`design/flow/config.mk`:
```
export PLATFORM = sky130hd
export DESIGN_NAME = udp_ipv4_tx
export DESIGN_NICKNAME = udp_ipv4_tx
export VERILOG_FILES = /design/flow/design.v
export SDC_FILE = /design/flow/constraint.sdc
export NUM_CORES = 4
export LEC_CHECK = 0
export ABC_AREA = 1
export CAP_MARGIN = 20
export CORE_MARGIN = 2
export CORE_UTILIZATION = 40
export CTS_CLUSTER_SIZE = 41
export GPL_ROUTABILITY_DRIVEN = 0
export GPL_TIMING_DRIVEN = 0
export MAX_ROUTING_LAYER = met4
export SETUP_SLACK_MARGIN = 0.89
export SLEW_MARGIN = 35
export TNS_END_PERCENT = 90
```
`design/flow/constraint.sdc`:
```
create_clock -name core_clock -period 5.82 [get_ports {ap_clk}]
set_input_delay 1.1640 -clock core_clock [delete_from_list [all_inputs] [get_ports {ap_clk}]]
set_output_delay 1.1640 -clock core_clock [all_outputs]
set_load 0.01 [all_outputs]
```
`design/flow/design.v`:
```
`default_nettype none
`timescale 1 ns / 1 ps
module ll_udp_skidbuffer #(
    parameter   REG_OUTPUT = 1,
    parameter   DATA_WIDTH = 64
)(
    input   wire                       i_clk,
    input   wire                       i_reset,
    input   wire                       i_valid,
    output  reg                        o_ready,    
    input   wire      [DATA_WIDTH-1:0] i_data,
	input   wire  [(DATA_WIDTH/8)-1:0] i_keep,
	input   wire                       i_last,
	input   wire                       i_user,
    output  reg                        o_valid,
	input   wire                       i_ready,
    output  reg       [DATA_WIDTH-1:0] o_data,
	output  reg   [(DATA_WIDTH/8)-1:0] o_keep,
	output  reg                        o_last,
	output  reg                        o_user
);
logic                      r_valid;
logic     [DATA_WIDTH-1:0] r_data;
logic [(DATA_WIDTH/8)-1:0] r_keep;
logic                      r_last;
logic                      r_user;
always_ff @(posedge i_clk) begin
    if (i_reset) begin
        r_valid <= 0;
    end
    else if ((i_valid && o_ready) && (o_valid && !i_ready)) begin
        r_valid <= 1;
    end
    else if (i_ready) begin
        r_valid <= 0;
    end
end
always_ff @(posedge i_clk) begin
    if (i_reset) begin
        r_data <= '0;
		r_keep <= '0;
		r_last <= 1'b0;
		r_user <= 1'b0;
	end
    else if((!REG_OUTPUT || i_valid) && o_ready) begin
        r_data <= i_data;
		r_keep <= i_keep;
		r_last <= i_last;
		r_user <= i_user;
    end
end
always_comb begin
    o_ready = !r_valid;
end
if (!REG_OUTPUT) begin : NET_OUTPUT
    always_comb begin
        o_valid = !i_reset && (i_valid || r_valid);
    end
    always_comb begin
        if (r_valid) begin
            o_data = r_data;
			o_keep = r_keep;
			o_last = r_last;
			o_user = r_user;
        end
        else if (i_valid) begin
            o_data = i_data;
			o_keep = i_keep;
			o_last = i_last;
			o_user = i_user;
        end
        else begin
            o_data = '0;
			o_keep = '0;
			o_last = 1'b0;
			o_user = 1'b0;
        end
    end
end
else begin : REG_OUT
    always @(posedge i_clk) begin
        if (i_reset) begin
            o_valid <= 0;
        end
        else if (!o_valid || i_ready) begin
            o_valid <= (i_valid || r_valid);
        end
    end
    always @(posedge i_clk) begin
        if (i_reset) begin
            o_data <= '0;
			o_keep <= '0;
			o_last <= 1'b0;
			o_user <= 1'b0;
        end
        else if (!o_valid || i_ready) begin
            if (r_valid) begin
                o_data <= r_data;
				o_keep <= r_keep;
				o_last <= r_last;
				o_user <= r_user;
            end
            else if (i_valid) begin
                o_data <= i_data;
				o_keep <= i_keep;
				o_last <= i_last;
				o_user <= i_user;
            end
            else begin
                o_data <= '0;
				o_keep <= '0;
				o_last <= 1'b0;
				o_user <= 1'b0;
            end
        end
    end
end
endmodule
`timescale 1 ns / 1 ps
module udp_ll_axis_reg_slice_64 (
  input  wire          aclk,
  input  wire          aresetn,
  input  wire          s_axis_tvalid,
  output wire          s_axis_tready,
  input  wire  [63:0]  s_axis_tdata,
  input  wire   [7:0]  s_axis_tkeep,
  input  wire          s_axis_tlast,
  input  wire          s_axis_tuser,
  output wire          m_axis_tvalid,
  input  wire          m_axis_tready,
  output wire  [63:0]  m_axis_tdata,
  output wire   [7:0]  m_axis_tkeep,
  output wire          m_axis_tlast,
  output wire          m_axis_tuser
);
ll_udp_skidbuffer #(
    .REG_OUTPUT (1),
    .DATA_WIDTH (64)
) slice_i (
    .i_clk   (aclk),
    .i_reset (!aresetn),
    .i_valid (s_axis_tvalid),
    .o_ready (s_axis_tready),
    .i_data  (s_axis_tdata),
    .i_keep  (s_axis_tkeep),
    .i_last  (s_axis_tlast),
    .i_user  (s_axis_tuser),
    .o_valid (m_axis_tvalid),
    .i_ready (m_axis_tready),
    .o_data  (m_axis_tdata),
    .o_keep  (m_axis_tkeep),
    .o_last  (m_axis_tlast),
    .o_user  (m_axis_tuser)
);
endmodule
module udp_ll_reg_slice_256 (
  input  wire          aclk,
  input  wire          aresetn,
  input  wire          s_axis_tvalid,
  output wire          s_axis_tready,
  input  wire [255:0]  s_axis_tdata,
  input  wire  [31:0]  s_axis_tkeep,
  input  wire          s_axis_tlast,
  input  wire          s_axis_tuser,
  output wire          m_axis_tvalid,
  input  wire          m_axis_tready,
  output wire [255:0]  m_axis_tdata,
  output wire  [31:0]  m_axis_tkeep,
  output wire          m_axis_tlast,
  output wire          m_axis_tuser
);
wire [79:0] used_q;
wire  [9:0] unused_keep;
wire        unused_last;
wire        unused_user;
ll_udp_skidbuffer #(
    .REG_OUTPUT (1),
    .DATA_WIDTH (80)
) slice_i (
    .i_clk   (aclk),
    .i_reset (!aresetn),
    .i_valid (s_axis_tvalid),
    .o_ready (s_axis_tready),
    .i_data  ({s_axis_tdata[80+:32], s_axis_tdata[0+:48]}),
    .i_keep  (10'd0),
    .i_last  (1'b0),
    .i_user  (1'b0),
    .o_valid (m_axis_tvalid),
    .i_ready (m_axis_tready),
    .o_data  (used_q),
    .o_keep  (unused_keep),
    .o_last  (unused_last),
    .o_user  (unused_user)
);
assign m_axis_tdata = {144'd0, used_q[48+:32], 32'd0, used_q[0+:48]};
assign m_axis_tkeep = 32'd0;
assign m_axis_tlast = 1'b0;
assign m_axis_tuser = 1'b0;
endmodule
`default_nettype none
`timescale 1 ns / 1 ps
module udp_tx (
    input  wire           ap_clk,
    input  wire           ap_rst_n,
    input  wire           s_axis_tx_data_tvalid,
    output logic          s_axis_tx_data_tready,
    input  wire   [63:0]  s_axis_tx_data_tdata,
    input  wire    [7:0]  s_axis_tx_data_tkeep,
    input  wire    [7:0]  s_axis_tx_data_tstrb,
    input  wire           s_axis_tx_data_tlast,
    input  wire           s_axis_tx_meta_tvalid,
    output wire           s_axis_tx_meta_tready,
    input  wire  [255:0]  s_axis_tx_meta_tdata,
    input  wire   [31:0]  s_axis_tx_meta_tkeep,
    input  wire   [31:0]  s_axis_tx_meta_tstrb,
    input  wire           s_axis_tx_meta_tlast,
    output logic          m_axis_iph_data_tvalid,
    input  wire           m_axis_iph_data_tready,
    output logic  [63:0]  m_axis_iph_data_tdata,
    output logic   [7:0]  m_axis_iph_data_tkeep,
    output logic          m_axis_iph_data_tlast,
    output logic          m_axis_iph_meta_tvalid,
    input  wire           m_axis_iph_meta_tready,
    output logic  [63:0]  m_axis_iph_meta_tdata,  
    output logic  [31:0]  datagrams_transmitted
);
typedef enum logic[1:0] {IDLE           = 2'b00,
                         WAIT_RDY       = 2'b01,
                         PROCESS_DATA   = 2'b10} udp_stateCoding_t;
udp_stateCoding_t state;
udp_stateCoding_t next_state;
logic             eof;
logic  [31:0]     dst_addr;
logic  [15:0]     dst_port;
logic  [31:0]     src_addr;
logic  [15:0]     src_port;
logic  [15:0]     length;
logic  [63:0]     store_header;
logic             axis_data_tvalid;
logic             axis_data_tready;
logic  [63:0]     axis_data_tdata;
logic   [7:0]     axis_data_tkeep;
logic             axis_data_tlast;
logic             axis_tx_meta_tready;
logic             axis_tx_meta_tvalid;
logic [255:0]     axis_tx_meta_tdata;
udp_ll_axis_reg_slice_64 tx_data_reg_slice (
  .aclk          (ap_clk),                  
  .aresetn       (ap_rst_n),             
  .s_axis_tvalid (s_axis_tx_data_tvalid), 
  .s_axis_tready (s_axis_tx_data_tready),
  .s_axis_tdata  (s_axis_tx_data_tdata),
  .s_axis_tkeep  (s_axis_tx_data_tkeep),
  .s_axis_tlast  (s_axis_tx_data_tlast),
  .s_axis_tuser  (1'b0),
  .m_axis_tvalid (axis_data_tvalid),
  .m_axis_tready (axis_data_tready),
  .m_axis_tdata  (axis_data_tdata),
  .m_axis_tkeep  (axis_data_tkeep),
  .m_axis_tlast  (axis_data_tlast),
  .m_axis_tuser  ()
);
udp_ll_reg_slice_256 tx_meta_reg_slice (
  .aclk          (ap_clk),                  
  .aresetn       (ap_rst_n),             
  .s_axis_tvalid (s_axis_tx_meta_tvalid), 
  .s_axis_tready (s_axis_tx_meta_tready),
  .s_axis_tdata  (s_axis_tx_meta_tdata),
  .s_axis_tkeep  (s_axis_tx_meta_tkeep),
  .s_axis_tlast  (s_axis_tx_meta_tlast),
  .s_axis_tuser  (1'b0),
  .m_axis_tvalid (axis_tx_meta_tvalid),
  .m_axis_tready (axis_tx_meta_tready),
  .m_axis_tdata  (axis_tx_meta_tdata),
  .m_axis_tkeep  (),
  .m_axis_tlast  (),
  .m_axis_tuser  ()
);
assign eof = axis_data_tlast && axis_data_tvalid && m_axis_iph_data_tready;
assign axis_tx_meta_tready = (state == IDLE) && m_axis_iph_meta_tready;
always_comb begin
    if (state == PROCESS_DATA) begin
        axis_data_tready = m_axis_iph_data_tready;
    end    
    else begin
        axis_data_tready = 1'b0;
    end
end
always_comb
begin
    next_state = state;
    case(state)
        IDLE: begin
            if (axis_tx_meta_tvalid && m_axis_iph_meta_tready) begin
                if (m_axis_iph_data_tready) begin
                    next_state = PROCESS_DATA;
                end
                else begin
                    next_state = WAIT_RDY;
                end
            end
        end
        WAIT_RDY: begin
            if ((store_header[32+:16] == 16'h0800) && m_axis_iph_data_tready) begin
                next_state = IDLE;
            end            
            else if (m_axis_iph_data_tready) begin
                next_state = PROCESS_DATA;
            end
        end
        PROCESS_DATA: begin
            if (eof) begin
                next_state = IDLE;
            end
        end        
        default : next_state  = IDLE;
    endcase
end
always_ff @(posedge ap_clk) begin
    if(!ap_rst_n) begin
        state <= IDLE;
    end
    else begin
        state <= next_state;
    end
end
assign dst_addr = axis_tx_meta_tdata[0+:32];
assign dst_port = {axis_tx_meta_tdata[32+:8], axis_tx_meta_tdata[40+:8]};
assign src_addr = axis_tx_meta_tdata[48+:32];
assign src_port = {axis_tx_meta_tdata[80+:8], axis_tx_meta_tdata[88+:8]};
assign length   = axis_tx_meta_tdata[96+:16] + 8;
assign m_axis_iph_meta_tdata  = {length, dst_addr};
assign m_axis_iph_meta_tvalid = axis_tx_meta_tvalid;
always_ff @(posedge ap_clk) begin
    if (axis_tx_meta_tvalid && (state == IDLE)) begin
        store_header <= {16'h0000, length[0+:8], length[8+:8], dst_port, src_port};
    end
end
always_comb
begin
    m_axis_iph_data_tdata = 32'd0;
    case (state)
        IDLE: begin
            m_axis_iph_data_tdata = {16'h0000, length[0+:8], length[8+:8], dst_port, src_port};            
        end
        WAIT_RDY: begin
            m_axis_iph_data_tdata = store_header;        
        end
        PROCESS_DATA: begin
            m_axis_iph_data_tdata = axis_data_tdata;
        end
        default: m_axis_iph_data_tdata = 32'd0;
    endcase
end
always_comb begin
    if (state == IDLE && next_state == IDLE) begin
        m_axis_iph_data_tvalid = 1'b0;
        m_axis_iph_data_tkeep  = '0;        
    end
    else if (state == IDLE && (next_state == WAIT_RDY || next_state == PROCESS_DATA)) begin
        m_axis_iph_data_tvalid = 1'b1;
        m_axis_iph_data_tkeep  = '1;
    end
    else if (state == WAIT_RDY) begin
        m_axis_iph_data_tvalid = 1'b1;
        m_axis_iph_data_tkeep  = '1;
    end   
    else begin
        m_axis_iph_data_tvalid = axis_data_tvalid;
        m_axis_iph_data_tkeep  = axis_data_tkeep;
    end
end
always_comb begin
    if (state != IDLE && next_state == IDLE) begin
        m_axis_iph_data_tlast = 1'b1;
    end
    else begin
        m_axis_iph_data_tlast = 1'b0;
    end
end
always_ff @(posedge ap_clk) begin
    if(!ap_rst_n) begin
        datagrams_transmitted <= 32'd0;
    end
    else if (state != IDLE && next_state == IDLE) begin
        datagrams_transmitted <= datagrams_transmitted + 1;
    end
end
endmodule
`default_nettype none
`timescale 1 ns / 1 ps
module tx_ipv4 (
    input  wire             ap_clk,
    input  wire             ap_rst_n,
    input  wire  [31:0]     local_ipv4_addr,
    input  wire   [7:0]     protocol,
    input  wire             s_axis_udp_tvalid,
    output logic            s_axis_udp_tready,
    input  wire  [63:0]     s_axis_udp_tdata,
    input  wire   [7:0]     s_axis_udp_tkeep,
    input  wire             s_axis_udp_tlast,
    input wire              udp_meta_valid,
    output logic            udp_meta_ready,
    input wire   [47:0]     udp_meta_data,
    output logic            m_axis_ip_data_tvalid,
    input  wire             m_axis_ip_data_tready,
    output logic [63:0]     m_axis_ip_data_tdata,
    output logic  [7:0]     m_axis_ip_data_tkeep,
    output logic            m_axis_ip_data_tuser,
    output logic            m_axis_ip_data_tlast
);
localparam VERSION = 4'h4;
localparam IHL = 4'h5;  
localparam TTL = 8'h40;
localparam HEADER_W0 = 0;
localparam HEADER_W1 = 1;
localparam HEADER_W2 = 2;
typedef enum logic[2:0] {IDLE            = 3'b000,
                         WAIT_RDY        = 3'b001,
                         IP_HEADER       = 3'b010,
                         PAYLOAD         = 3'b011,
                         LOAD_LAST       = 3'b100} ip_stateCoding_t;
ip_stateCoding_t state;
ip_stateCoding_t next_state;
logic            axis_data_tvalid;
logic            axis_data_tready;
logic   [63:0]   axis_data_tdata;
logic    [7:0]   axis_data_tkeep;
logic            axis_data_tlast;
logic            udp_tvalid_r;
logic    [1:0]   hdr_cnt;
logic    [1:0]   hdr_cnt_next;
logic   [15:0]   ip_length;
logic   [15:0]   ip_length_r;
logic   [31:0]   dst_ip_addr_mangled;
logic   [95:0]   shift_ip_payload;
logic   [11:0]   shift_ip_keep;
logic   [95:0]   next_shift_ip_payload;
logic   [11:0]   next_shift_ip_keep;  
logic            eof;
logic            sop;
udp_ll_axis_reg_slice_64 tx_ipv4_reg_slice (
  .aclk          (ap_clk),                  
  .aresetn       (ap_rst_n),             
  .s_axis_tvalid (axis_data_tvalid), 
  .s_axis_tready (axis_data_tready),
  .s_axis_tdata  (axis_data_tdata),
  .s_axis_tkeep  (axis_data_tkeep),
  .s_axis_tlast  (axis_data_tlast),
  .s_axis_tuser  (1'b0),
  .m_axis_tvalid (m_axis_ip_data_tvalid),
  .m_axis_tready (m_axis_ip_data_tready),
  .m_axis_tdata  (m_axis_ip_data_tdata),
  .m_axis_tkeep  (m_axis_ip_data_tkeep),
  .m_axis_tlast  (m_axis_ip_data_tlast),
  .m_axis_tuser  (m_axis_ip_data_tuser)
);
always_ff @(posedge ap_clk) begin
    if ((state == IDLE) || (next_state == IDLE)) begin
        udp_meta_ready <= 1'b1;
    end
    else begin
        udp_meta_ready <= 1'b0;
    end
end
assign eof = s_axis_udp_tlast && s_axis_udp_tvalid && axis_data_tready;
assign ip_length = udp_meta_data[32+:16] + 20;
always_ff @(posedge ap_clk) begin
    if (udp_meta_valid && (state == IDLE)) begin
        ip_length_r <= ip_length;
        dst_ip_addr_mangled <= {udp_meta_data[0+:8], udp_meta_data[8+:8], udp_meta_data[16+:8], udp_meta_data[24+:8]};
    end
end
assign sop = (hdr_cnt == HEADER_W2) && (hdr_cnt_next == 2'h3);
always_comb
begin
    next_state = state;
    case(state)
        IDLE: begin
            if (udp_meta_valid) begin
                if (axis_data_tready) begin
                    next_state = IP_HEADER;
                end
                else begin
                    next_state = WAIT_RDY;
                end
            end
        end
        WAIT_RDY: begin
            if (axis_data_tready) begin
                next_state = IP_HEADER;
            end      
        end
        IP_HEADER: begin
            if (hdr_cnt_next == 2'h3 && s_axis_udp_tvalid && axis_data_tready) begin
                if (s_axis_udp_tlast) begin
                    next_state = LOAD_LAST;
                end
                else begin
                    next_state = PAYLOAD;
                end
            end
        end
        PAYLOAD: begin
            if (eof) begin
                if (s_axis_udp_tkeep[4] == 0) begin
                    next_state = IDLE;
                end
                else begin
                    next_state = LOAD_LAST;
                end
            end
        end
        LOAD_LAST: begin
            if (axis_data_tready) begin
                next_state = IDLE;
            end                   
        end
    default : next_state  = IDLE;
  endcase         
end
always_ff @(posedge ap_clk) begin
    if(!ap_rst_n) begin
        state <= IDLE;
    end
    else begin
        state <= next_state;
    end
end
always_ff @(posedge ap_clk) begin
    case (next_state)
        IDLE: begin
            hdr_cnt <= 2'b00;
        end    
        IP_HEADER: begin
            if (axis_data_tvalid && axis_data_tready) begin
                hdr_cnt <= hdr_cnt_next;
            end
        end
        PAYLOAD: begin
            hdr_cnt <= 2'b11;
        end
        LOAD_LAST: begin
            hdr_cnt <= 2'b11;
        end        
        default: hdr_cnt <= 2'b00;
    endcase    
end
assign hdr_cnt_next = hdr_cnt + 'd1;
always_ff @(posedge ap_clk) begin
    if (sop) begin
        shift_ip_payload[64+:32] <= s_axis_udp_tdata[32+:32];
        shift_ip_keep[8+:4]      <= s_axis_udp_tkeep[4+:4];
        udp_tvalid_r     <= s_axis_udp_tvalid;
    end
    else if (s_axis_udp_tvalid && axis_data_tready) begin
        shift_ip_payload[64+:32] <= next_shift_ip_payload[64+:32];
        shift_ip_keep[8+:4]      <= next_shift_ip_keep[8+:4];
        udp_tvalid_r     <= 1'b1;
    end
end
assign next_shift_ip_payload = {s_axis_udp_tdata, shift_ip_payload[64+:32]};
assign next_shift_ip_keep    = {s_axis_udp_tkeep, shift_ip_keep[8+:4]};
always_comb begin
    axis_data_tdata   = 32'd0;
    axis_data_tkeep   = 4'h0;
    s_axis_udp_tready = 1'b0;
    axis_data_tvalid  = 1'b0;       
    case (state)
        IDLE: begin
            axis_data_tdata   = {32'h00000000, ip_length[0+:8], ip_length[8+:8], 8'h00, VERSION, IHL};
            axis_data_tkeep   = 8'hFF;
            s_axis_udp_tready = 1'b0;
            axis_data_tvalid  =  udp_meta_valid;           
        end
        WAIT_RDY: begin
            axis_data_tdata   = {32'h00000000, ip_length_r[0+:8], ip_length_r[8+:8], 8'h00, VERSION, IHL};
            axis_data_tkeep   = 8'hFF;
            s_axis_udp_tready = 1'b0;
            axis_data_tvalid  =  1'b1;              
        end
        IP_HEADER: begin
            case (hdr_cnt)
                HEADER_W1: begin
                    axis_data_tdata   = {local_ipv4_addr, 16'h0000, protocol, TTL};
                    axis_data_tkeep   = 8'hFF;
                    s_axis_udp_tready = 1'b0;
                    axis_data_tvalid  =  1'b1;
                end
                HEADER_W2: begin
                    axis_data_tdata = {s_axis_udp_tdata[0+:32], dst_ip_addr_mangled};
                    axis_data_tkeep[0+:4] = 4'hF;
                    axis_data_tkeep[4+:4] = s_axis_udp_tkeep[0+:4];
                    s_axis_udp_tready     = axis_data_tready; 
                    axis_data_tvalid      = s_axis_udp_tvalid;
                end
            endcase
        end
        PAYLOAD: begin
            axis_data_tdata   = next_shift_ip_payload[0+:64];
            axis_data_tkeep   = next_shift_ip_keep[0+:8];
            s_axis_udp_tready = axis_data_tready;
            axis_data_tvalid  = udp_tvalid_r && s_axis_udp_tvalid;  
        end
        LOAD_LAST: begin
            axis_data_tdata[0+:32]  = shift_ip_payload[64+:32];
            axis_data_tdata[32+:32] = 32'h00000000;
            axis_data_tkeep[0+:4]   = shift_ip_keep[8+:4];
            axis_data_tkeep[4+:4]   = 4'h0;
            s_axis_udp_tready       = 1'b0;  
            axis_data_tvalid        = udp_tvalid_r;  
        end        
        default: begin
            axis_data_tdata   = 32'd0;
            axis_data_tkeep   = 4'h0;
            s_axis_udp_tready = 1'b0;
            axis_data_tvalid  = 1'b0;          
        end
    endcase
end
assign axis_data_tlast = (state != IDLE) && (next_state == IDLE);
endmodule
`default_nettype none
`timescale 1 ns / 1 ps
module udp_ipv4_tx (
    input  wire             ap_clk,
    input  wire             ap_rst_n,
    input  wire  [31:0]     my_ip_addr,
    input  wire   [7:0]     ip_protocol,
    input  wire             s_axis_tx_meta_tvalid,
    output wire             s_axis_tx_meta_tready,
    input  wire [255:0]     s_axis_tx_meta_tdata,
    input  wire             s_axis_tx_data_tvalid,
    output wire             s_axis_tx_data_tready,
    input  wire  [63:0]     s_axis_tx_data_tdata,
    input  wire   [7:0]     s_axis_tx_data_tkeep,
    input  wire             s_axis_tx_data_tlast,
    output wire             m_axis_tx_data_tvalid,
    input  wire             m_axis_tx_data_tready,
    output wire   [63:0]    m_axis_tx_data_tdata,
    output wire    [7:0]    m_axis_tx_data_tkeep,
    output wire             m_axis_tx_data_tlast,
    output wire   [31:0]    datagrams_transmitted
);
wire            tx_udp2ip_data_tvalid;
wire            tx_udp2ip_data_tready;
wire [63:0]     tx_udp2ip_data_tdata;
wire  [7:0]     tx_udp2ip_data_tkeep;
wire            tx_udp2ip_data_tlast;
wire            tx_udp2ip_meta_tvalid;
wire [63:0]     tx_udp2ip_meta_tdata;
wire            tx_udp2ip_meta_tready;
udp_tx udp_tx_i (
    .ap_clk                       (ap_clk),
    .ap_rst_n                     (ap_rst_n),
    .s_axis_tx_data_tvalid        (s_axis_tx_data_tvalid),
    .s_axis_tx_data_tready        (s_axis_tx_data_tready),
    .s_axis_tx_data_tdata         (s_axis_tx_data_tdata),
    .s_axis_tx_data_tkeep         (s_axis_tx_data_tkeep),
    .s_axis_tx_data_tstrb         (8'h00),
    .s_axis_tx_data_tlast         (s_axis_tx_data_tlast),
    .s_axis_tx_meta_tvalid        (s_axis_tx_meta_tvalid),
    .s_axis_tx_meta_tready        (s_axis_tx_meta_tready),
    .s_axis_tx_meta_tdata         (s_axis_tx_meta_tdata),
    .s_axis_tx_meta_tkeep         (32'h00000000),
    .s_axis_tx_meta_tstrb         (32'h00000000),
    .s_axis_tx_meta_tlast         (1'b0),
    .m_axis_iph_data_tvalid       (tx_udp2ip_data_tvalid),
    .m_axis_iph_data_tready       (tx_udp2ip_data_tready),
    .m_axis_iph_data_tdata        (tx_udp2ip_data_tdata),
    .m_axis_iph_data_tkeep        (tx_udp2ip_data_tkeep),
    .m_axis_iph_data_tlast        (tx_udp2ip_data_tlast),
    .m_axis_iph_meta_tvalid       (tx_udp2ip_meta_tvalid),
    .m_axis_iph_meta_tready       (tx_udp2ip_meta_tready),
    .m_axis_iph_meta_tdata        (tx_udp2ip_meta_tdata),
    .datagrams_transmitted        (datagrams_transmitted)
);
tx_ipv4 tx_ipv4_i (
    .ap_clk                  (ap_clk),
    .ap_rst_n                (ap_rst_n),
    .local_ipv4_addr         (my_ip_addr),
    .protocol                (ip_protocol),
    .s_axis_udp_tvalid       (tx_udp2ip_data_tvalid),
    .s_axis_udp_tready       (tx_udp2ip_data_tready),
    .s_axis_udp_tdata        (tx_udp2ip_data_tdata),
    .s_axis_udp_tkeep        (tx_udp2ip_data_tkeep),
    .s_axis_udp_tlast        (tx_udp2ip_data_tlast),
    .udp_meta_valid          (tx_udp2ip_meta_tvalid),
    .udp_meta_ready          (tx_udp2ip_meta_tready),
    .udp_meta_data           (tx_udp2ip_meta_tdata[47:0]),
    .m_axis_ip_data_tvalid   (m_axis_tx_data_tvalid),
    .m_axis_ip_data_tready   (m_axis_tx_data_tready),
    .m_axis_ip_data_tdata    (m_axis_tx_data_tdata),
    .m_axis_ip_data_tkeep    (m_axis_tx_data_tkeep),
    .m_axis_ip_data_tuser    (),
    .m_axis_ip_data_tlast    (m_axis_tx_data_tlast)
);
endmodule
```
`design/flow/run.sh`:
```
#!/bin/bash
# the make line also repeats each setting of config.mk as NAME=value (left out here)
make -C /OpenROAD-flow-scripts/flow DESIGN_CONFIG=/design/flow/config.mk WORK_HOME=/design/flow/orfs CLKGATE_MAP_FILE= finish
```
==> results of run 1 <==
==> layer usage <==
layer / share of wire (%) / vias up
met4: 3.4 / 0
li1: - / 11300
met5: 0 / -
met3: 7.6 / 159
met2: 46 / 1075
met1: 43 / 11500
==> area by class of cell <==
type / count / area share, %
Buffer: 214 / 2.91
Tap cell: 846 / 3.31
Inverter: 131 / 1.55
Antenna cell: 10 / 0.0783
Sequential cell: 631 / 43.8
Clock inverter: 22 / 0.936
Multi-Input combinational cell: 2082 / 31.3
Timing Repair Buffer: 310 / 10.0
Clock buffer: 98 / 6.17
==> through the flow <==
step           hold WS (ns)  utilization, %  instances  power [uW]
2_1_floorplan         0.403               -       3058        6480
3_3_place_gp          0.411            46.9       4208        7410
3_5_place_dp          0.408            47.2       4214        7530
4_1_cts               0.424            50.8       4334       11900
5_1_grt               0.434            50.8       4344       12400
6_report              0.421            50.8       4344       11900
==> impl_metrics.csv, run 1 <==
group,metric,value,unit
status,status,"complete, no violations",
setup_path,cp.depth,15,
grt,antenna_found_initial,11,
floorplanning,die_area,0.0655,mm^2
setup_path,end_kind,"register",
timing,fmax,0.275,GHz
clock_tree,ctsResizeCount,0,
clock_tree,h-tree-depth,3,
detailed_routing,ant_nets,0,
grt,use_met3,3.77,%
detailed_routing,dr.pass1.iters,5,
yosys,ys.warnings.count,4,
yosys,synth_cell_types,47,
yosys,synth_stat.cells,3058,
place,dpl-instance-area,0.0297,mm^2
yosys,ys_sh_aoi,20.4,%
yosys,fa_ha_area_share,0.395,%
clock_tree,clockRootBuffer,"clkbuf_16",
final_layout,comb_area,0.00999,mm^2
setup_path,path_class,"reg2reg",
grt,gr-usage-met2,44.3,%
grt,busiest_layer,"met2",
floorplanning,die_w,256,um
setup_path,crit_fanout,5,
clock_tree,postCtsSetupRepairBufs,0,
final_layout,final_net_count,3818,
setup_path,critPathTopFamily,"simple AND/OR/NAND/NOR gates",
clock_tree,numCtsBuffers,66,
yosys,synth_top_flop_cell,"dfxtp_1",
power,p_switching,3500,uW
yosys,synth_nets,3440,
power,ir_drop,0.000217,V
final_layout,regArea,0.0140,mm^2
grt,grt_max_degree,22,
job,maxCapViolCount,0,
setup_path,worst-path-buf-inv,2,
power,pg_clk,4450,uW
floorplanning,rows,92,
setup_path,r2r_start,"udp_tx_i.store_header[41]$_DFFE_PP_",
final_layout,fillerInstances,5910,
setup_path,crit_chain,"nor4_1, nand2_1, nor3_1, o22ai_1, a21oi_1, ha_1, inv_1, nor2_2, nand3_1, nor3_1, nand3_1, inv_1, nand2_1, nor2_1, nor3_1",
power,share_seq_of_total_power,44.7,%
yosys,synth_area,0.0254,mm^2
floorplanning,io_pins,482,
setup_path,worstSetupEndpoint,"udp_tx_i.datagrams_transmitted[27]$_SDFFE_PN0P_",
setup_path,worstReg2RegEnd,"udp_tx_i.datagrams_transmitted[27]$_SDFFE_PN0P_",
place,dp_hpwl,71.7,mm
yosys,top_cells_by_count,"nand2_1 (862), dfxtp_1 (496), a21oi_1 (417), o21ai_0 (254), clkbuf_1 (169)",
grt,overflow,0,
yosys,postSynthSeqShare,55.1,%
floorplanning,core_area,0.0629,mm^2
final_layout,synthToLayoutAreaGrowth,25.9,%
detailed_routing,routed_wl,92.3,mm
detailed_routing,drtIter0Drc,2627,
timing,max_slew_margin,38.8,%
setup_path,critPathArrivalTime,4.11,ns
grt,grt_pass1_vias,22300,
place,dp_slack,1.95,ns
yosys,synth-xor-area-share,0.518,%
setup_path,startpoint,"udp_tx_i.store_header[41]$_DFFE_PP_",
clock_tree,worst_skew_pair.late_latency,0.61,ns
timing,tns,0,ns
setup_path,cpPeakStageDelay,0.43,ns
grt,grt_first_pass_wirelength,137,mm
clock_tree,cts_sinks,631,
power,pwr-share-clk,37.2,%
hold_path,whs_endpoint,"tx_ipv4_i.dst_ip_addr_mangled[28]$_DFFE_PP_",
clock_tree,clk_pin_slew,0.06,ns
yosys,ys_async_sr_fraction,0,%
yosys,yosysMostFrequentCell,"nand2_1",
detailed_routing,viasPerCell,5.52,
floorplanning,fp-utilization,40.4,%
hold_path,hp-start,"udp_tx_i.tx_meta_reg_slice.slice_i.o_data[4]$_SDFFE_PN0P_",
yosys,edf_count,135,
detailed_routing,drcViolationCount,0,
setup_path,start_kind,"register",
timing,rsz0062_at_grt,"no",
power,swShare,29.3,%
grt,gr-usage-all-layers,28.1,%
grt,use_met1,37.0,%
clock_tree,cts_hold_buf,0,
clock_tree,cts_tree,"yes",
setup_path,path_common_cell,"nor3_1",
detailed_routing,vias,24000,
detailed_routing,wl_per_cell,21.2,um
power,power.density,374,mW/mm^2
yosys,synthMuxAreaShare,0,%
yosys,yosys.area.top_type_share,39.1,%
power,comb_power_share,18.1,%
job,warning_count,205,
timing,slew_violations,0,
setup_path,reg2reg_slack,2.18,ns
hold_path,holdPathStages,0,
power,p_comb,2160,uW
timing,setup_ws,2.18,ns
place,numPortBuffers,304,
final_layout,postLayoutCellArea,0.0320,mm^2
yosys,largest_area_cell,"dfxtp_1",
yosys,ys.flops,631,
power,power_leader,"sequential cells",
yosys,syn_avg_cell_area,8.30,um^2
timing,worst_slew_pin_slew,0.919,ns
yosys,ys_top_cells_by_area,"dfxtp_1 (39%), edfxtp_1 (16%), nand2_1 (13%)",
floorplanning,die_h,256,um
yosys,synthTopLogicFamily,"AND-OR/OR-AND gates",
yosys,syn_inst,3058,
setup_path,crit_required,6.29,ns
power,leakage,0.0113,uW
timing,period_needed,3.64,ns
timing,hold_violations,0,
setup_path,crit_slowest_cell,"edfxtp_1",
power,pg_seq,5330,uW
hold_path,hold_path_class,"reg2reg",
timing,finalClockPeriodUsage,62.6,%
yosys,yosys.stat.chipArea,0.0254,mm^2
power,internal_power,8440,uW
clock_tree,cts_max_path_buffers,3,
timing,finalSetupViolations,0,
yosys,synth-simple-area-share,18.0,%
setup_path,reg2regPathDepth,15,
timing,skew,0.0263,ns
==> inputs of run 2 (changes only) <==
- CAP_MARGIN: 20 -> 40
- CORE_UTILIZATION: 40 -> 68
- CTS_CLUSTER_DIAMETER: not set -> 316
- CTS_CLUSTER_SIZE: 41 -> 17
- GPL_ROUTABILITY_DRIVEN: 0 -> not set
- GPL_TIMING_DRIVEN: 0 -> not set
- MAX_ROUTING_LAYER: met4 -> not set
- SETUP_SLACK_MARGIN: 0.89 -> -0.14
- SLEW_MARGIN: 35 -> 20
- TNS_END_PERCENT: 90 -> not set
- clock period: 5.82 -> 2.7 ns (I/O delays scaled with it)
==> run 2 against run 1 <==
  * The layout now fails its checks (negative setup slack)
  * Critical endpoint is now tx_ipv4_i.tx_ipv4_reg_slice.slice_i.r_data[1]$_SDFFE_PN0P_
  * Highest routed layer unchanged
  * Clock skew up 0.015 ns
  * Cell count fell by 12%
  * First-iteration DRC count up 30%
  * Utilization up 36 points
  * Flip-flop count stayed put
  * Sequential power grew 110%
  * Clock power increased by 46%
  * Count of clock-buffer cells in the layout shrank 27
  * Worst setup slack lost 2.7 ns
  * Die size down 41%
  * Critical path type unchanged
  * Maximum frequency increased by 14%
==> impl_metrics.csv, run 2 <==
group,metric,value,unit
clock_tree,h-tree-depth,2,
hold_path,hold_path_class,"in2reg",
detailed_routing,routed_wl,90.1,mm
final_layout,regArea,0.0140,mm^2
timing,rsz0062_at_grt,"yes",
yosys,yosysMostFrequentCell,"nand2_1",
setup_path,crit_required,3.23,ns
timing,finalClockPeriodUsage,119,%
yosys,synth-simple-area-share,18.0,%
timing,whs,0.396,ns
yosys,ys_top_cells_by_area,"dfxtp_1 (39%), edfxtp_1 (16%), nand2_1 (13%)",
timing,hold_violations,0,
yosys,synthTopLogicFamily,"AND-OR/OR-AND gates",
hold_path,whs_endpoint,"udp_tx_i.tx_data_reg_slice.slice_i.r_data[28]$_SDFFE_PN0P_",
timing,max_slew_margin,37.8,%
setup_path,critPathArrivalTime,3.73,ns
timing,skew,0.0408,ns
yosys,synth_top_flop_cell,"dfxtp_1",
setup_path,crit_slowest_cell,"edfxtp_1",
yosys,synth_area,0.0254,mm^2
timing,worst_slew_pin_slew,0.932,ns
power,leakage,0.0117,uW
detailed_routing,dr.pass1.iters,9,
timing,finalSetupViolations,215,
clock_tree,worst_skew_pair.late_latency,0.62,ns
yosys,top_cells_by_count,"nand2_1 (862), dfxtp_1 (496), a21oi_1 (417), o21ai_0 (254), clkbuf_1 (169)",
timing,fmax,0.312,GHz
yosys,ys_async_sr_fraction,0,%
grt,antenna_found_initial,3,
grt,gr-usage-all-layers,42.1,%
timing,tns,-60.64,ns
floorplanning,core_area,0.0367,mm^2
place,numPortBuffers,305,
yosys,fa_ha_area_share,0.395,%
yosys,syn_inst,3058,
final_layout,comb_area,0.0110,mm^2
yosys,postSynthSeqShare,55.1,%
yosys,synth_cell_types,47,
setup_path,worstSetupEndpoint,"tx_ipv4_i.tx_ipv4_reg_slice.slice_i.r_data[1]$_SDFFE_PN0P_",
power,power_leader,"sequential cells",
clock_tree,cts_tree,"yes",
setup_path,worstReg2RegEnd,"tx_ipv4_i.tx_ipv4_reg_slice.slice_i.r_data[1]$_SDFFE_PN0P_",
power,power.density,745,mW/mm^2
detailed_routing,drtIter0Drc,3417,
power,share_seq_of_total_power,47.9,%
setup_path,reg2reg_slack,-0.50,ns
place,place.gp.congestion,0.928,
setup_path,crit_chain,"nor4_2, nand2_1, nor3_2, buf_4, o22ai_4, a21oi_4, ha_4, nand2_4, nand3_4, nand2_4, nor3_2, nor2_1, nand2_2, nand2_4, buf_4, buf_12, buf_16, nand2_1, a21oi_2",
clock_tree,cts_sinks,631,
power,pg_seq,11400,uW
grt,overflow,0,
detailed_routing,wl_per_cell,23.5,um
setup_path,critPathTopFamily,"simple AND/OR/NAND/NOR gates",
clock_tree,cts_hold_buf,0,
yosys,yosys.area.top_type_share,39.1,%
status,status,"complete, but fails checks",
setup_path,end_kind,"register",
power,p_switching,7680,uW
job,warning_count,213,
final_layout,final_net_count,3716,
yosys,yosys.stat.chipArea,0.0254,mm^2
setup_path,crit_fanout,7,
floorplanning,io_pins,482,
power,p_comb,5940,uW
setup_path,path_common_cell,"nand2_4",
detailed_routing,viasPerCell,6.69,
yosys,synthMuxAreaShare,0,%
timing,period_needed,3.20,ns
yosys,synth_nets,3440,
clock_tree,clockRootBuffer,"clkbuf_16",
power,pwr-share-clk,27.2,%
hold_path,holdPathStages,3,
setup_path,path_class,"reg2reg",
power,pg_clk,6480,uW
job,maxCapViolCount,0,
detailed_routing,vias,25600,
setup_path,cpPeakStageDelay,0.42,ns
yosys,ys_sh_aoi,20.4,%
final_layout,postLayoutCellArea,0.0320,mm^2
detailed_routing,ant_nets,0,
floorplanning,die_h,197,um
clock_tree,numCtsBuffers,43,
power,comb_power_share,24.9,%
floorplanning,fp-utilization,69.1,%
place,dp_hpwl,51.4,mm
yosys,ys.warnings.count,4,
timing,setup_ws,-0.504,ns
hold_path,hp-start,"ap_rst_n",
final_layout,fillerInstances,1823,
place,dp_slack,-0.400,ns
floorplanning,die_area,0.0389,mm^2
setup_path,reg2regPathDepth,19,
yosys,synth_stat.cells,3058,
yosys,edf_count,135,
power,ir_drop,0.000661,V
detailed_routing,drcViolationCount,0,
setup_path,worst-path-buf-inv,4,
floorplanning,rows,70,
yosys,largest_area_cell,"dfxtp_1",
setup_path,start_kind,"register",
clock_tree,cts_max_path_buffers,3,
yosys,synth-xor-area-share,0.518,%
setup_path,startpoint,"udp_tx_i.store_header[44]$_DFFE_PP_",
final_layout,synthToLayoutAreaGrowth,26.2,%
clock_tree,clk_pin_slew,0.09,ns
power,internal_power,16200,uW
yosys,syn_avg_cell_area,8.30,um^2
place,dpl-instance-area,0.0291,mm^2
grt,grt_max_degree,173,
grt,grt_first_pass_wirelength,128,mm
grt,grt_pass1_vias,23500,
power,swShare,32.2,%
floorplanning,die_w,197,um
yosys,ys.flops,631,
timing,slew_violations,0,
status,so_faults,"negative setup slack",
setup_path,cp.depth,19,
setup_path,r2r_start,"udp_tx_i.store_header[44]$_DFFE_PP_",
[run 2: area by class of cell]
| class | count | area share [%] |
|---|---|---|
| well taps | 468 | 1.83 |
| clock inverters | 2 | 0.113 |
| flip-flops and latches | 631 | 43.7 |
| clock buffers | 71 | 3.82 |
| inverters | 131 | 1.63 |
| multi-input cells | 2082 | 34.2 |
| repair buffers | 445 | 14.7 |
| diodes | 3 | 0.0234 |
[run 2: timing repair]
item	in CTS	in global routing
gates resized	146	135
endpoints found under the setup margin	174	210
buffers inserted	14	9
cloned	9	6
pin swaps	34	20
[run 2: routing by layer]
metal / GRT usage [%] / wire [um] / part of all wire (%)
met2: 65.5 / 40300 / 45
met5: 0 / 0 / 0
met1: 57.6 / 32200 / 36
met3: 8.01 / 12600 / 14
met4: 19.0 / 5070 / 5.6
[run 2: metrics by stage]
stage	instances	power [uW]	utilization (%)
floorplan	3058	14000	-
global placement	3723	15700	79.3
detailed placement	3724	15900	79.4
CTS	3819	22800	85.1
global route	3833	24400	87.2
finish	3833	23900	87.2
==> inputs of run 3 (changes only) <==
- ABC_AREA: 1 -> not set
- CAP_MARGIN: 40 -> 20
- CORE_ASPECT_RATIO: not set -> 0.93
- CORE_UTILIZATION: 68 -> 66
- CTS_CLUSTER_DIAMETER: 316 -> not set
- CTS_CLUSTER_SIZE: 17 -> 50
- PLACE_DENSITY: not set -> 0.6
- SETUP_SLACK_MARGIN: -0.14 -> 0.61
- TNS_END_PERCENT: not set -> 40
- clock period: 2.7 -> 2.71 ns (I/O delays scaled with it)
==> run 3 against run 2 <==
  * Synthesized cell count decreased by 7.1%
  * Critical path type unchanged
  * Sequential share of layout area decreased by 1.3 points
  * Register-to-register slack got worse by 0.27 ns
  * Worst hold slack improved by 0.028 ns
  * Largest cell class unchanged
  * Clock power increased by about 30%
  * Count of clock-buffer cells in the layout increased by 7
  * Global-route usage decreased by 4.8 points
  * Still fails the layout checks on negative setup slack
  * Critical endpoint is now tx_ipv4_i.tx_ipv4_reg_slice.slice_i.r_data[2]$_SDFFE_PN0P_
==> impl_metrics.csv, run 3 <==
group,metric,value,unit
status,status,"complete, but fails checks",
status,so_faults,"negative setup slack",
power,swShare,28.4,%
detailed_routing,wl_per_cell,23.0,um
setup_path,crit_required,3.22,ns
detailed_routing,routed_wl,85.1,mm
grt,antenna_found_initial,9,
timing,whs,0.424,ns
yosys,yosys.area.top_type_share,38.9,%
power,leakage,0.0119,uW
yosys,postSynthSeqShare,54.8,%
setup_path,path_common_cell,"buf_6",
timing,tns,-99.62,ns
detailed_routing,viasPerCell,6.56,
yosys,fa_ha_area_share,0.392,%
yosys,ys_sh_aoi,20.5,%
setup_path,critPathArrivalTime,4.00,ns
timing,fmax,0.287,GHz
power,p_comb,4420,uW
timing,finalSetupViolations,221,
job,maxCapViolCount,0,
power,power.density,729,mW/mm^2
yosys,ys.warnings.count,4,
power,comb_power_share,18.4,%
setup_path,worstReg2RegEnd,"tx_ipv4_i.tx_ipv4_reg_slice.slice_i.r_data[2]$_SDFFE_PN0P_",
hold_path,holdPathStages,0,
yosys,synth_stat.cells,2842,
yosys,synth_nets,3224,
timing,period_needed,3.48,ns
yosys,top_cells_by_count,"nand2_1 (585), dfxtp_1 (496), a21oi_1 (380), nor2_1 (284), clkbuf_1 (180)",
place,dp_hpwl,50.7,mm
hold_path,hold_path_class,"reg2reg",
timing,rsz0062_at_grt,"yes",
setup_path,end_kind,"register",
timing,skew,0.0176,ns
clock_tree,clockRootBuffer,"clkbuf_16",
setup_path,crit_chain,"nor4_2, nand2_1, nor4_2, nand4b_1, a32oi_2, ha_4, o21ba_4, o21ai_4, o32a_4, buf_6, a21oi_4, buf_6, buf_6, nor2_1, a211oi_1",
yosys,syn_avg_cell_area,8.98,um^2
floorplanning,io_pins,482,
setup_path,start_kind,"register",
timing,setup_ws,-0.775,ns
power,ir_drop,0.000545,V
setup_path,worst-path-buf-inv,3,
power,power_leader,"sequential cells",
timing,worst_slew_pin_slew,1.06,ns
setup_path,worstSetupEndpoint,"tx_ipv4_i.tx_ipv4_reg_slice.slice_i.r_data[2]$_SDFFE_PN0P_",
setup_path,cpPeakStageDelay,0.41,ns
power,p_switching,6830,uW
final_layout,final_cells,3701,
setup_path,r2r_start,"udp_tx_i.store_header[39]$_DFFE_PP_",
yosys,syn_inst,2842,
yosys,synth_top_flop_cell,"dfxtp_1",
power,pg_seq,11200,uW
yosys,synth-xor-area-share,1.54,%
floorplanning,die_w,208,um
yosys,yosysMostFrequentCell,"nand2_1",
timing,slew_violations,0,
setup_path,path_class,"reg2reg",
yosys,edf_count,135,
place,numPortBuffers,305,
floorplanning,die_area,0.0402,mm^2
yosys,synthMuxAreaShare,1.93,%
clock_tree,cts_hold_buf,0,
detailed_routing,dr.pass1.iters,8,
timing,max_slew_margin,29.5,%
setup_path,crit_slowest_cell,"edfxtp_1",
hold_path,hp-start,"udp_tx_i.tx_meta_reg_slice.slice_i.o_data[6]$_SDFFE_PN0P_",
setup_path,cp.depth,15,
grt,grt_pass1_vias,22000,
yosys,synth_area,0.0255,mm^2
yosys,largest_area_cell,"dfxtp_1",
floorplanning,core_area,0.0382,mm^2
power,pwr-share-clk,34.9,%
timing,hold_violations,0,
setup_path,reg2regPathDepth,15,
yosys,ys_async_sr_fraction,0,%
clock_tree,cts_sinks,631,
grt,overflow,0,
final_layout,synthToLayoutAreaGrowth,29.4,%
detailed_routing,drtIter0Drc,3588,
place,place.gp.congestion,0.915,
final_layout,fillerInstances,1943,
grt,grt_max_degree,84,
floorplanning,rows,69,
timing,finalClockPeriodUsage,129,%
power,share_seq_of_total_power,46.7,%
detailed_routing,ant_nets,0,
clock_tree,worst_skew_pair.late_latency,0.63,ns
setup_path,reg2reg_slack,-0.77,ns
yosys,ys.flops,631,
job,warning_count,210,
clock_tree,clk_pin_slew,0.07,ns
clock_tree,h-tree-depth,2,
floorplanning,fp-utilization,66.9,%
detailed_routing,vias,24300,
place,dp.cells,3547,
setup_path,crit_fanout,10,
final_layout,postLayoutCellArea,0.0330,mm^2
yosys,synthTopLogicFamily,"AND-OR/OR-AND gates",
final_layout,final_net_count,3529,
clock_tree,numCtsBuffers,58,
clock_tree,cts_tree,"yes",
yosys,synth_cell_types,78,
setup_path,startpoint,"udp_tx_i.store_header[39]$_DFFE_PP_",
power,internal_power,17200,uW
floorplanning,die_h,194,um
setup_path,critPathTopFamily,"AND-OR/OR-AND gates",
grt,gr-usage-all-layers,37.3,%
hold_path,whs_endpoint,"tx_ipv4_i.dst_ip_addr_mangled[30]$_DFFE_PP_",
place,dpl-instance-area,0.0298,mm^2
clock_tree,cts_max_path_buffers,3,
grt,grt_first_pass_wirelength,120,mm
detailed_routing,drcViolationCount,0,
yosys,ys_top_cells_by_area,"dfxtp_1 (39%), edfxtp_1 (16%), nand2_1 (8.6%)",
power,pg_clk,8410,uW
yosys,synth-simple-area-share,16.8,%
yosys,yosys.stat.chipArea,0.0255,mm^2
[run 3: timing repair]
item / CTS / global route
resized: 74 / 138
endpoints found under the setup margin: 347 / 420
buffers inserted: 11 / 17
pin swaps: 18 / 68
gates cloned: 2 / 7
[run 3: cell type report]
type | instances | area, um^2 | share of cell area, %
Sequential cell | 631 | 14000 | 42.4
Tap cell | 497 | 622 | 1.88
Antenna cell | 8 | 20.0 | 0.0606
Clock inverter | 31 | 275 | 0.834
Clock buffer | 78 | 1670 | 5.06
Multi-Input combinational cell | 1956 | 11400 | 34.6
Inverter | 24 | 97.6 | 0.296
Timing Repair Buffer | 476 | 4920 | 14.9
[run 3: per-layer routing]
metal	vias to the layer above	part of all wire, %	global-route usage, %
li1	10700	-	-
met1	11500	38	52.5
met2	1744	46	58.6
met3	334	11	5.75
met4	0	4.6	14.1
met5	-	0	0
[run 3: per-stage QoR]
stage / utilization [%] / total power, uW / setup slack (ns)
finish: 86.5 / 24100 / -0.775
global route: 86.5 / 24700 / -0.849
CTS: 84.2 / 23400 / -0.464
detailed placement: 78.0 / 15100 / -0.591
global placement: 78.0 / 15000 / -0.513
floorplan: - / 13300 / -0.218
==> inputs of run 4 (changes only) <==
- ABC_AREA: not set -> 0
- CELL_PAD_IN_SITES_DETAIL_PLACEMENT: not set -> 0
- CELL_PAD_IN_SITES_GLOBAL_PLACEMENT: not set -> 0
- CORE_ASPECT_RATIO: 0.93 -> 1.24
- CORE_UTILIZATION: 66 -> 72
- CTS_CLUSTER_DIAMETER: not set -> 292
- CTS_CLUSTER_SIZE: 50 -> 17
- HOLD_SLACK_MARGIN: not set -> 0.3
- MAX_ROUTING_LAYER: not set -> met5
- MIN_ROUTING_LAYER: not set -> met1
- PLACE_DENSITY: 0.6 -> not set
- PLACE_DENSITY_LB_ADDON: not set -> 0.26
- SETUP_SLACK_MARGIN: 0.61 -> 0.85
- TNS_END_PERCENT: 40 -> not set
- clock period: 2.71 -> 3.01 ns (I/O delays scaled with it)
==> run 4 against run 3 <==
  * The run now fails in global routing
  * Synthesized area unchanged
  * Synthesized cell count unchanged
  * Die size down 8.2%
==> impl_metrics.csv, run 4 <==
group,metric,value,unit
yosys,syn_inst,2842,
yosys,syn_avg_cell_area,8.98,um^2
yosys,postSynthSeqShare,54.8,%
status,status,"aborted with a tool error",
yosys,synth-simple-area-share,16.8,%
yosys,ys_top_cells_by_area,"dfxtp_1 (39%), edfxtp_1 (16%), nand2_1 (8.6%)",
yosys,synth_cell_types,78,
place,numPortBuffers,305,
yosys,synth_nets,3224,
yosys,top_cells_by_count,"nand2_1 (585), dfxtp_1 (496), a21oi_1 (380), nor2_1 (284), clkbuf_1 (180)",
clock_tree,cts_sinks,631,
floorplanning,die_h,214,um
place,dp.cells,3481,
floorplanning,die_w,173,um
place,dp_slack,-0.538,ns
yosys,edf_count,135,
floorplanning,rows,76,
floorplanning,die_area,0.0370,mm^2
yosys,fa_ha_area_share,0.392,%
yosys,synth_top_flop_cell,"dfxtp_1",
yosys,yosys.area.top_type_share,38.9,%
yosys,ys.flops,631,
place,dp_hpwl,50.9,mm
yosys,ys_sh_aoi,20.5,%
floorplanning,fp-utilization,73.3,%
yosys,largest_area_cell,"dfxtp_1",
status,haltStage,"global routing",
clock_tree,cts_max_path_buffers,3,
yosys,synth_area,0.0255,mm^2
yosys,yosys.stat.chipArea,0.0255,mm^2
floorplanning,io_pins,482,
yosys,synthTopLogicFamily,"AND-OR/OR-AND gates",
yosys,ys_async_sr_fraction,0,%
clock_tree,clockRootBuffer,"clkbuf_16",
yosys,synth-xor-area-share,1.54,%
clock_tree,cts_hold_buf,0,
place,place.gp.congestion,1.02,
clock_tree,numCtsBuffers,43,
yosys,ys.warnings.count,4,
yosys,synthMuxAreaShare,1.93,%
clock_tree,h-tree-depth,2,
yosys,synth_stat.cells,2842,
yosys,yosysMostFrequentCell,"nand2_1",
floorplanning,core_area,0.0348,mm^2
==> run 4: through the flow <==
step           setup TNS [ns]  utilization, %  instance area, um^2  total power, uW  hold slack (ns)
4_1_cts                -23.07            92.1                32100            19500            0.437
3_5_place_dp           -56.96            84.3                29400            13400            0.416
3_3_place_gp           -30.65            84.3                29400            13300            0.416
2_1_floorplan               0               -                25700            12000            0.409
==> run 4: timing repair <==
action / 4_1_cts
setup endpoints to repair: 324
buffers inserted: 23
pin swaps: 97
gates cloned: 13
resized: 223
==> inputs of run 5 (changes only) <==
- CTS_CLUSTER_DIAMETER: 292 -> 371
- CTS_CLUSTER_SIZE: 17 -> not set
- HOLD_SLACK_MARGIN: 0.3 -> not set
- PLACE_DENSITY_LB_ADDON: 0.26 -> 0.02
- SETUP_SLACK_MARGIN: 0.85 -> -0.09
- SLEW_MARGIN: 20 -> 40
- clock period: 3.01 -> 1.66 ns (I/O delays scaled with it)
==> run 5 against run 4 <==
  * Synthesized area is the same
  * Synthesized cell count is the same
  * The flow stops in clock tree synthesis
  * Die size is the same
==> impl_metrics.csv, run 5 <==
group,metric,value,unit
yosys,synth-xor-area-share,1.54,%
yosys,largest_area_cell,"dfxtp_1",
yosys,yosys.stat.chipArea,0.0255,mm^2
yosys,synthMuxAreaShare,1.93,%
place,dp.cells,3642,
yosys,synth-simple-area-share,16.8,%
yosys,fa_ha_area_share,0.392,%
status,status,"aborted with a tool error",
status,first-error,"[ERROR DPL-0033] detailed placement checks failed during check placement.",
yosys,ys.warnings.count,4,
yosys,ys_async_sr_fraction,0,%
yosys,yosys.area.top_type_share,38.9,%
status,haltStage,"clock tree synthesis",
floorplanning,io_pins,482,
floorplanning,die_h,214,um
yosys,syn_avg_cell_area,8.98,um^2
floorplanning,rows,76,
yosys,ys_sh_aoi,20.5,%
yosys,synth_nets,3224,
yosys,synth_cell_types,78,
place,numPortBuffers,305,
place,dp_hpwl,56.9,mm
yosys,yosysMostFrequentCell,"nand2_1",
place,place.gp.congestion,1.00,
yosys,ys.flops,631,
place,dp_slack,-1.86,ns
yosys,syn_inst,2842,
yosys,ys_top_cells_by_area,"dfxtp_1 (39%), edfxtp_1 (16%), nand2_1 (8.6%)",
floorplanning,die_w,173,um
floorplanning,fp-utilization,73.3,%
yosys,top_cells_by_count,"nand2_1 (585), dfxtp_1 (496), a21oi_1 (380), nor2_1 (284), clkbuf_1 (180)",
floorplanning,die_area,0.0370,mm^2
yosys,postSynthSeqShare,54.8,%
yosys,synth_area,0.0255,mm^2
yosys,synthTopLogicFamily,"AND-OR/OR-AND gates",
yosys,synth_top_flop_cell,"dfxtp_1",
yosys,edf_count,135,
floorplanning,core_area,0.0348,mm^2
place,dpl-instance-area,0.0309,mm^2
yosys,synth_stat.cells,2842,
-- run 5: metrics by stage --
step                      hold WS (ns)  total power [uW]
after detailed placement         0.423             25000
after floorplan                  0.409             21700
after global placement           0.416             24600
==> inputs of run 6 (changes only) <==
- ABC_AREA: 0 -> 1
- CAP_MARGIN: 20 -> 15
- CELL_PAD_IN_SITES_GLOBAL_PLACEMENT: 0 -> 2
- CORE_UTILIZATION: 72 -> 71
- CTS_CLUSTER_DIAMETER: 371 -> 100
- CTS_CLUSTER_SIZE: not set -> 31
- GPL_ROUTABILITY_DRIVEN: not set -> 0
- MAX_ROUTING_LAYER: met5 -> met4
- PLACE_DENSITY_LB_ADDON: 0.02 -> 0.26
- SETUP_SLACK_MARGIN: -0.09 -> 1.12
- SLEW_MARGIN: 40 -> 20
- TNS_END_PERCENT: not set -> 35
- clock period: 1.66 -> 4.05 ns (I/O delays scaled with it)
==> run 6 against run 5 <==
  * Die size rose by 0.83%
  * The run fails in global placement without I/O
  * Synthesized cell count rose by 7.6%
  * Synthesized area fell by 0.55%
==> impl_metrics.csv, run 6 <==
group,metric,value,unit
yosys,synth-xor-area-share,0.518,%
floorplanning,rows,77,
yosys,top_cells_by_count,"nand2_1 (862), dfxtp_1 (496), a21oi_1 (417), o21ai_0 (254), clkbuf_1 (169)",
floorplanning,die_h,214,um
yosys,ys_sh_aoi,20.4,%
floorplanning,fp-utilization,71.6,%
yosys,yosys.area.top_type_share,39.1,%
floorplanning,die_area,0.0373,mm^2
yosys,synth-simple-area-share,18.0,%
yosys,syn_inst,3058,
yosys,edf_count,135,
floorplanning,die_w,174,um
status,status,"aborted with a tool error",
yosys,synth_stat.cells,3058,
yosys,ys_top_cells_by_area,"dfxtp_1 (39%), edfxtp_1 (16%), nand2_1 (13%)",
floorplanning,core_area,0.0355,mm^2
yosys,synthTopLogicFamily,"AND-OR/OR-AND gates",
yosys,syn_avg_cell_area,8.30,um^2
status,first-error,"[ERROR FLW-0024] Place density exceeds 1.0 (current PLACE_DENSITY_LB_ADDON =  0.26). Please check if the value of  PLACE_DENSITY_LB_ADDON is between 0 and 0.99.",
yosys,synth_cell_types,47,
yosys,fa_ha_area_share,0.395,%
yosys,synth_area,0.0254,mm^2
yosys,yosys.stat.chipArea,0.0254,mm^2
yosys,ys.flops,631,
yosys,ys.warnings.count,4,
yosys,ys_async_sr_fraction,0,%
yosys,largest_area_cell,"dfxtp_1",
yosys,synthMuxAreaShare,0,%
yosys,synth_nets,3440,
yosys,postSynthSeqShare,55.1,%
status,haltStage,"global placement without I/O",
yosys,synth_top_flop_cell,"dfxtp_1",
yosys,yosysMostFrequentCell,"nand2_1",
==> inputs of run 7 (changes only) <==
- ABC_AREA: 1 -> not set
- CAP_MARGIN: 15 -> 20
- CELL_PAD_IN_SITES_DETAIL_PLACEMENT: 0 -> not set
- CELL_PAD_IN_SITES_GLOBAL_PLACEMENT: 2 -> not set
- CORE_ASPECT_RATIO: 1.24 -> not set
- CORE_UTILIZATION: 71 -> 72
- CTS_CLUSTER_DIAMETER: 100 -> 200
- CTS_CLUSTER_SIZE: 31 -> 100
- GPL_ROUTABILITY_DRIVEN: 0 -> not set
- MAX_ROUTING_LAYER: met4 -> not set
- MIN_ROUTING_LAYER: met1 -> not set
- PLACE_DENSITY_LB_ADDON: 0.26 -> 0.27
- SETUP_SLACK_MARGIN: 1.12 -> 0.1
- TNS_END_PERCENT: 35 -> not set
- clock period: 4.05 -> 1.12 ns (I/O delays scaled with it)
==> run 7 against run 6 <==
  * Synthesized area up 0.56%
  * Synthesized cell count down 7.1%
  * Die size down 0.85%
  * The run fails in global routing
==> impl_metrics.csv, run 7 <==
group,metric,value,unit
status,status,"aborted with a tool error",
status,haltStage,"global routing",
status,first-error,"[ERROR GRT-0116] Global routing finished with congestion. Check the congestion regions in the DRC Viewer.",
floorplanning,io_pins,482,
yosys,fa_ha_area_share,0.392,%
floorplanning,die_w,192,um
yosys,syn_inst,2842,
yosys,ys_async_sr_fraction,0,%
yosys,ys.flops,631,
yosys,syn_avg_cell_area,8.98,um^2
clock_tree,clockRootBuffer,"clkbuf_16",
place,dpl-instance-area,0.0319,mm^2
place,numPortBuffers,305,
grt,gr-usage-all-layers,80.2,%
yosys,synthTopLogicFamily,"AND-OR/OR-AND gates",
clock_tree,cts_sinks,631,
yosys,ys_top_cells_by_area,"dfxtp_1 (39%), edfxtp_1 (16%), nand2_1 (8.6%)",
yosys,postSynthSeqShare,54.8,%
yosys,edf_count,135,
place,place.gp.congestion,0.994,
yosys,yosysMostFrequentCell,"nand2_1",
floorplanning,fp-utilization,73.5,%
grt,overflow,28,
clock_tree,h-tree-depth,1,
clock_tree,cts_max_path_buffers,3,
yosys,synth_stat.cells,2842,
floorplanning,core_area,0.0347,mm^2
clock_tree,numCtsBuffers,10,
floorplanning,die_h,192,um
floorplanning,rows,68,
yosys,synth-simple-area-share,16.8,%
yosys,yosys.stat.chipArea,0.0255,mm^2
yosys,synth_cell_types,78,
yosys,ys.warnings.count,4,
yosys,largest_area_cell,"dfxtp_1",
yosys,synth_area,0.0255,mm^2
yosys,synth-xor-area-share,1.54,%
yosys,synth_nets,3224,
yosys,ys_sh_aoi,20.5,%
yosys,top_cells_by_count,"nand2_1 (585), dfxtp_1 (496), a21oi_1 (380), nor2_1 (284), clkbuf_1 (180)",
yosys,synthMuxAreaShare,1.93,%
yosys,yosys.area.top_type_share,38.9,%
place,dp_hpwl,66.7,mm
floorplanning,die_area,0.0370,mm^2
yosys,synth_top_flop_cell,"dfxtp_1",
==> run 7: per-layer routing <==
layer  GRT overflow  GRT usage [%]
met1              2           79.6
met2              2           92.4
met3              9           71.7
met4             14           75.7
met5              1           49.5
==> run 7: per-stage QoR <==
step / worst slack [ns] / instances / hold slack [ns] / TNS (ns)
4_1_cts: -2.22 / 3787 / 0.0141 / -799.99
3_5_place_dp: -2.29 / 3735 / 0.417 / -765.26
3_3_place_gp: -2.05 / 3735 / 0.418 / -700.30
2_1_floorplan: -1.81 / 2842 / 0.303 / -473.80
==> run 7: repair_timing <==
item                       CTS
pin swaps                   34
gates resized              137
cloned                       9
setup endpoints to repair  803
buffers inserted            26
hold endpoints to repair     1
hold buffers                 1
==> inputs of run 8 (changes only) <==
- CORE_UTILIZATION: 72 -> 66
- CTS_CLUSTER_DIAMETER: 200 -> not set
- CTS_CLUSTER_SIZE: 100 -> not set
- PLACE_DENSITY: not set -> 0.6
- PLACE_DENSITY_LB_ADDON: 0.27 -> not set
- SETUP_SLACK_MARGIN: 0.1 -> not set
- clock period: 1.12 -> 3.44 ns (I/O delays scaled with it)
==> run 8 against run 7 <==
  * Now fails the layout checks on negative setup slack
  * Die size up 8.9%
  * Synthesized cell count unchanged
  * Synthesized area unchanged
==> impl_metrics.csv, run 8 <==
group,metric,value,unit
status,status,"complete, but fails checks",
status,so_faults,"negative setup slack",
yosys,synth-xor-area-share,1.54,%
setup_path,start_kind,"register",
yosys,ys.warnings.count,4,
yosys,synthMuxAreaShare,1.93,%
power,pg_seq,8780,uW
clock_tree,numCtsBuffers,60,
setup_path,crit_chain,"nor4_2, nand2_1, nor4_2, nand4b_1, a32oi_2, ha_4, o21bai_1, a211oi_1, o21ai_2, buf_4, a21oi_4, buf_6, buf_12, nor2_1, a211oi_1",
job,maxCapViolCount,0,
power,power.density,582,mW/mm^2
setup_path,critPathArrivalTime,4.01,ns
grt,overflow,0,
place,numPortBuffers,305,
yosys,ys_top_cells_by_area,"dfxtp_1 (39%), edfxtp_1 (16%), nand2_1 (8.6%)",
power,swShare,27.5,%
yosys,ys_sh_aoi,20.5,%
setup_path,worstReg2RegEnd,"tx_ipv4_i.tx_ipv4_reg_slice.slice_i.r_data[0]$_SDFFE_PN0P_",
detailed_routing,routed_wl,76.4,mm
timing,tns,-0.169,ns
clock_tree,worst_skew_pair.late_latency,0.62,ns
timing,skew,0.0235,ns
timing,max_slew_margin,29.6,%
yosys,synth-simple-area-share,16.8,%
job,warning_count,214,
place,dp_hpwl,48.9,mm
place,dp_slack,-0.124,ns
clock_tree,h-tree-depth,2,
yosys,synth_nets,3224,
yosys,top_cells_by_count,"nand2_1 (585), dfxtp_1 (496), a21oi_1 (380), nor2_1 (284), clkbuf_1 (180)",
grt,grt_max_degree,124,
floorplanning,die_w,201,um
power,p_comb,3120,uW
setup_path,worst-path-buf-inv,3,
setup_path,crit_required,3.94,ns
power,ir_drop,0.000435,V
timing,slew_violations,0,
yosys,synth_stat.cells,2842,
detailed_routing,ant_nets,0,
setup_path,end_kind,"register",
setup_path,startpoint,"udp_tx_i.store_header[39]$_DFFE_PP_",
grt,grt_pass1_vias,20600,
clock_tree,cts_sinks,631,
timing,worst_slew_pin_slew,1.05,ns
power,power_leader,"sequential cells",
power,share_seq_of_total_power,47.4,%
detailed_routing,dr.pass1.iters,6,
setup_path,worstSetupEndpoint,"tx_ipv4_i.tx_ipv4_reg_slice.slice_i.r_data[0]$_SDFFE_PN0P_",
yosys,yosysMostFrequentCell,"nand2_1",
final_layout,final_net_count,3459,
setup_path,reg2reg_slack,-0.08,ns
detailed_routing,drcViolationCount,0,
hold_path,holdPathStages,0,
yosys,synth_cell_types,78,
detailed_routing,drtIter0Drc,2975,
yosys,yosys.stat.chipArea,0.0255,mm^2
power,comb_power_share,16.9,%
yosys,syn_inst,2842,
timing,setup_ws,-0.0781,ns
hold_path,whs_endpoint,"tx_ipv4_i.dst_ip_addr_mangled[19]$_DFFE_PP_",
clock_tree,cts_tree,"yes",
power,leakage,0.0113,uW
timing,rsz0062_at_grt,"yes",
setup_path,cpPeakStageDelay,0.41,ns
grt,antenna_found_initial,5,
power,p_switching,5100,uW
floorplanning,die_area,0.0402,mm^2
yosys,syn_avg_cell_area,8.98,um^2
yosys,ys.flops,631,
floorplanning,core_area,0.0384,mm^2
yosys,edf_count,135,
floorplanning,fp-utilization,66.5,%
yosys,synthTopLogicFamily,"AND-OR/OR-AND gates",
setup_path,r2r_start,"udp_tx_i.store_header[39]$_DFFE_PP_",
setup_path,crit_fanout,11,
detailed_routing,viasPerCell,6.28,
setup_path,path_class,"reg2reg",
floorplanning,io_pins,482,
yosys,synth_area,0.0255,mm^2
yosys,fa_ha_area_share,0.392,%
yosys,yosys.area.top_type_share,38.9,%
hold_path,hold_path_class,"reg2reg",
final_layout,post-route-util,83.0,%
yosys,synth_top_flop_cell,"dfxtp_1",
clock_tree,clk_pin_slew,0.06,ns
setup_path,cp.depth,15,
floorplanning,rows,72,
floorplanning,die_h,201,um
yosys,postSynthSeqShare,54.8,%
power,pg_clk,6610,uW
final_layout,synthToLayoutAreaGrowth,24.8,%
yosys,largest_area_cell,"dfxtp_1",
clock_tree,cts_max_path_buffers,3,
place,place.gp.congestion,0.913,
yosys,ys_async_sr_fraction,0,%
grt,gr-usage-all-layers,35.2,%
setup_path,critPathTopFamily,"AND-OR/OR-AND gates",
power,internal_power,13400,uW
clock_tree,clockRootBuffer,"clkbuf_16",
detailed_routing,vias,22900,
detailed_routing,wl_per_cell,20.9,um
timing,hold_violations,0,
grt,grt_first_pass_wirelength,113,mm
hold_path,hp-start,"udp_tx_i.tx_meta_reg_slice.slice_i.o_data[11]$_SDFFE_PN0P_",
timing,finalSetupViolations,7,
setup_path,reg2regPathDepth,15,
clock_tree,cts_hold_buf,0,
timing,fmax,0.284,GHz
power,pwr-share-clk,35.7,%
timing,finalClockPeriodUsage,102,%
timing,period_needed,3.52,ns
setup_path,crit_slowest_cell,"edfxtp_1",
==> run 8: timing repair <==
item                                    CTS  global route
pin swaps                                 4            39
endpoints found under the setup margin  123           144
hold endpoints to repair                  0             0
resized                                  12           103
cloned                                    0             9
buffers inserted                          0             8
==> run 8: metrics by stage <==
stage | total power, uW | hold WS [ns] | instances | instance area [um^2]
6_report | 18500 | 0.429 | 3649 | 31800
5_1_grt | 19100 | 0.434 | 3648 | 31800
4_1_cts | 18200 | 0.430 | 3629 | 31200
3_5_place_dp | 11600 | 0.415 | 3517 | 29100
3_3_place_gp | 11500 | 0.412 | 3517 | 29100
2_1_floorplan | 10400 | 0.409 | 2842 | 25500
==> run 8: area by class of cell <==
| type | count | area [um^2] |
|---|---|---|
| clock buffer | 91 | 1740 |
| fill | 2296 | 6530 |
| sequential | 631 | 14000 |
| multi-input combinational | 1956 | 11000 |
| timing repair buffer | 404 | 4110 |
| inverter | 24 | 97.6 |
| antenna | 4 | 10.0 |
| tap | 518 | 648 |
| clock inverter | 21 | 231 |
==> run 8: layer usage <==
| metal | track usage (%) | share of wire, % | up-vias |
|---|---|---|---|
| li1 | - | - | 10500 |
| met3 | 5.49 | 11 | 191 |
| met5 | 0 | 0 | - |
| met2 | 54.6 | 46 | 1306 |
| met4 | 11.6 | 3.3 | 0 |
| met1 | 50.9 | 40 | 10900 |
Power figures rest on the tool's default switching activity, not on a simulated workload.
